==> inputs of run D <==
// parameterized_signed_alu
module parameterized_signed_alu #(parameter in_data_width=16,out_data_width=16,arith_out_data_width=32)(
input signed [in_data_width-1:0]A,B,
input clk,rst,
input [3:0]alu_fn,
output shift_flag,arith_flag,logic_flag,cmp_flag,carry_out,
output [out_data_width-1:0]shift_out,logic_out,cmp_out,
output signed[arith_out_data_width-1:0] arith_out
);
wire arith_enable,shift_enable,logic_enable,cmp_enable;
arith_unit dut0(
.A(A),
.B(B),
.clk(clk),
.rst(rst),
.arith_enable(arith_enable),
.alu_fn(alu_fn[1:0]),
.carry_out(carry_out),
.arith_flag(arith_flag),
.arith_out(arith_out)
);
logic_unit dut1(
.A(A),
.B(B),
.clk(clk),
.rst(rst),
.logic_enable(logic_enable),
.alu_fn(alu_fn[1:0]),
.logic_flag(logic_flag),
.logic_out(logic_out)
);
cmp_unit   dut2(
.A(A),
.B(B),
.clk(clk),
.rst(rst),
.cmp_enable(cmp_enable),
.alu_fn(alu_fn[1:0]),
.cmp_flag(cmp_flag),
.cmp_out(cmp_out)
);
shift_unit dut3(
.A(A),
.B(B),
.clk(clk),
.rst(rst),
.shift_enable(shift_enable),
.alu_fn(alu_fn[1:0]),
.shift_flag(shift_flag),
.shift_out(shift_out)
);
decoder dut4(
.alu_fn(alu_fn[3:2]),
.arith_enable(arith_enable),
.cmp_enable(cmp_enable),
.logic_enable(logic_enable),
.shift_enable(shift_enable)
);
endmodule
clock: 116.0 ns
lec_check: 0
abc_area: 0
cap_margin: 35
cell_pad_in_sites_detail_placement: 0
core_margin: 2
core_utilization: 72
cts_cluster_diameter: 27
cts_cluster_size: 25
max_routing_layer: met4
place_density_lb_addon: 0.27
slew_margin: 40
run.sh (not shown) runs the stock make flow with config.mk's settings and CLKGATE_MAP_FILE=.
==> run A (differences from run D) <==
==> flow/config.mk (replaced) <==
export PLATFORM = sky130hd
export DESIGN_NAME = parameterized_signed_alu
export DESIGN_NICKNAME = parameterized_signed_alu
export VERILOG_FILES = /design/flow/design.v
export SDC_FILE = /design/flow/constraint.sdc
export NUM_CORES = 4
export LEC_CHECK = 0
export ABC_AREA = 1
export CAP_MARGIN = 20
export CORE_MARGIN = 2
export CORE_UTILIZATION = 72
export CTS_CLUSTER_SIZE = 100
export PLACE_DENSITY = 0.43
export SLEW_MARGIN = 20
==> flow/constraint.sdc (replaced) <==
create_clock -name core_clock -period 58.4 [get_ports {clk}]
set_input_delay 11.6800 -clock core_clock [delete_from_list [all_inputs] [get_ports {clk}]]
set_output_delay 11.6800 -clock core_clock [all_outputs]
set_load 0.01 [all_outputs]
==> run G (differences from run D) <==
==> flow/config.mk (replaced) <==
export PLATFORM = sky130hd
export DESIGN_NAME = parameterized_signed_alu
export DESIGN_NICKNAME = parameterized_signed_alu
export VERILOG_FILES = /design/flow/design.v
export SDC_FILE = /design/flow/constraint.sdc
export NUM_CORES = 4
export LEC_CHECK = 0
export CAP_MARGIN = 20
export CORE_MARGIN = 2
export CORE_UTILIZATION = 58
export SLEW_MARGIN = 20
==> flow/constraint.sdc (replaced) <==
create_clock -name core_clock -period 72.6 [get_ports {clk}]
set_input_delay 14.5200 -clock core_clock [delete_from_list [all_inputs] [get_ports {clk}]]
set_output_delay 14.5200 -clock core_clock [all_outputs]
set_load 0.01 [all_outputs]
==> run K (differences from run D) <==
==> flow/config.mk (replaced) <==
export PLATFORM = sky130hd
export DESIGN_NAME = parameterized_signed_alu
export DESIGN_NICKNAME = parameterized_signed_alu
export VERILOG_FILES = /design/flow/design.v
export SDC_FILE = /design/flow/constraint.sdc
export NUM_CORES = 4
export LEC_CHECK = 0
export ABC_AREA = 0
export CAP_MARGIN = 20
export CORE_MARGIN = 2
export CORE_UTILIZATION = 72
export CTS_CLUSTER_DIAMETER = 366
export CTS_CLUSTER_SIZE = 100
export PLACE_DENSITY = 0.43
export SLEW_MARGIN = 20
==> flow/constraint.sdc (replaced) <==
create_clock -name core_clock -period 58.4 [get_ports {clk}]
set_input_delay 11.6800 -clock core_clock [delete_from_list [all_inputs] [get_ports {clk}]]
set_output_delay 11.6800 -clock core_clock [all_outputs]
set_load 0.01 [all_outputs]
==> comparison table <==
| item | run A | run G | run D | run K |
|---|---|---|---|---|
| Fraction of the core area occupied by cells at floorplan | 72.9% | 58.4% | 73.2% | 73.2% |
| Post-Syn Area | 0.0430 mm² | 0.0434 mm² | 0.0434 mm² | 0.0434 mm² |
| Area of the core region | 0.0590 mm² | 0.0742 mm² | 0.0592 mm² | 0.0592 mm² |
| HPWL after DPL | 158000 µm | 156000 µm | 125000 µm | - |
| Clock Root Buffer | - | clkbuf_16 | clkbuf_16 | - |
| Status | did not finish | did not finish | timing/DRC/antenna clean | did not finish |
| Failing step | clock tree synthesis | global routing | - | detailed placement |
| Yosys cell count | 6501 | 5857 | 5857 | 5857 |
| Row cnt | 89 | 100 | 89 | 89 |
| Basic Gates by Area | 25.9% | 21.2% | 21.2% | 21.2% |
| Inst Count DP | 8909 | 8788 | 6767 | - |
| Buffers inserted during post-CTS setup optimization | - | 234 | 0 | - |
| Distinct lib cells used | 83 | 107 | 107 | 107 |
| Yosys xor share | 7.74% | 8.66% | 8.66% | 8.66% |
| Placed cell area | 0.0568 mm² | 0.0615 mm² | 0.0459 mm² | - |
| Adder-cell share of the synthesized area | 31.5% | 31.3% | 31.3% | 31.3% |
| Final weighted congestion of routability-driven global placement | 1.15 | 1.06 | 1.12 | 1.13 |
| Number of sinks handled by clock tree synthesis | - | 70 | 70 | - |
| Fraction of the yosys area taken by sequential cells | 4.07% | 4.04% | 4.04% | 4.04% |
| Mux contribution to synthesized area | 0.195% | 3.41% | 3.41% | 3.41% |
| Total Die Area | 0.0617 mm² | 0.0770 mm² | 0.0622 mm² | 0.0622 mm² |
| Hold bufs inserted after CTS | - | 0 | 0 | - |
| Instance tally after logic synthesis | 6501 | 5857 | 5857 | 5857 |
| CTS H-tree depth | - | 3 | 3 | - |
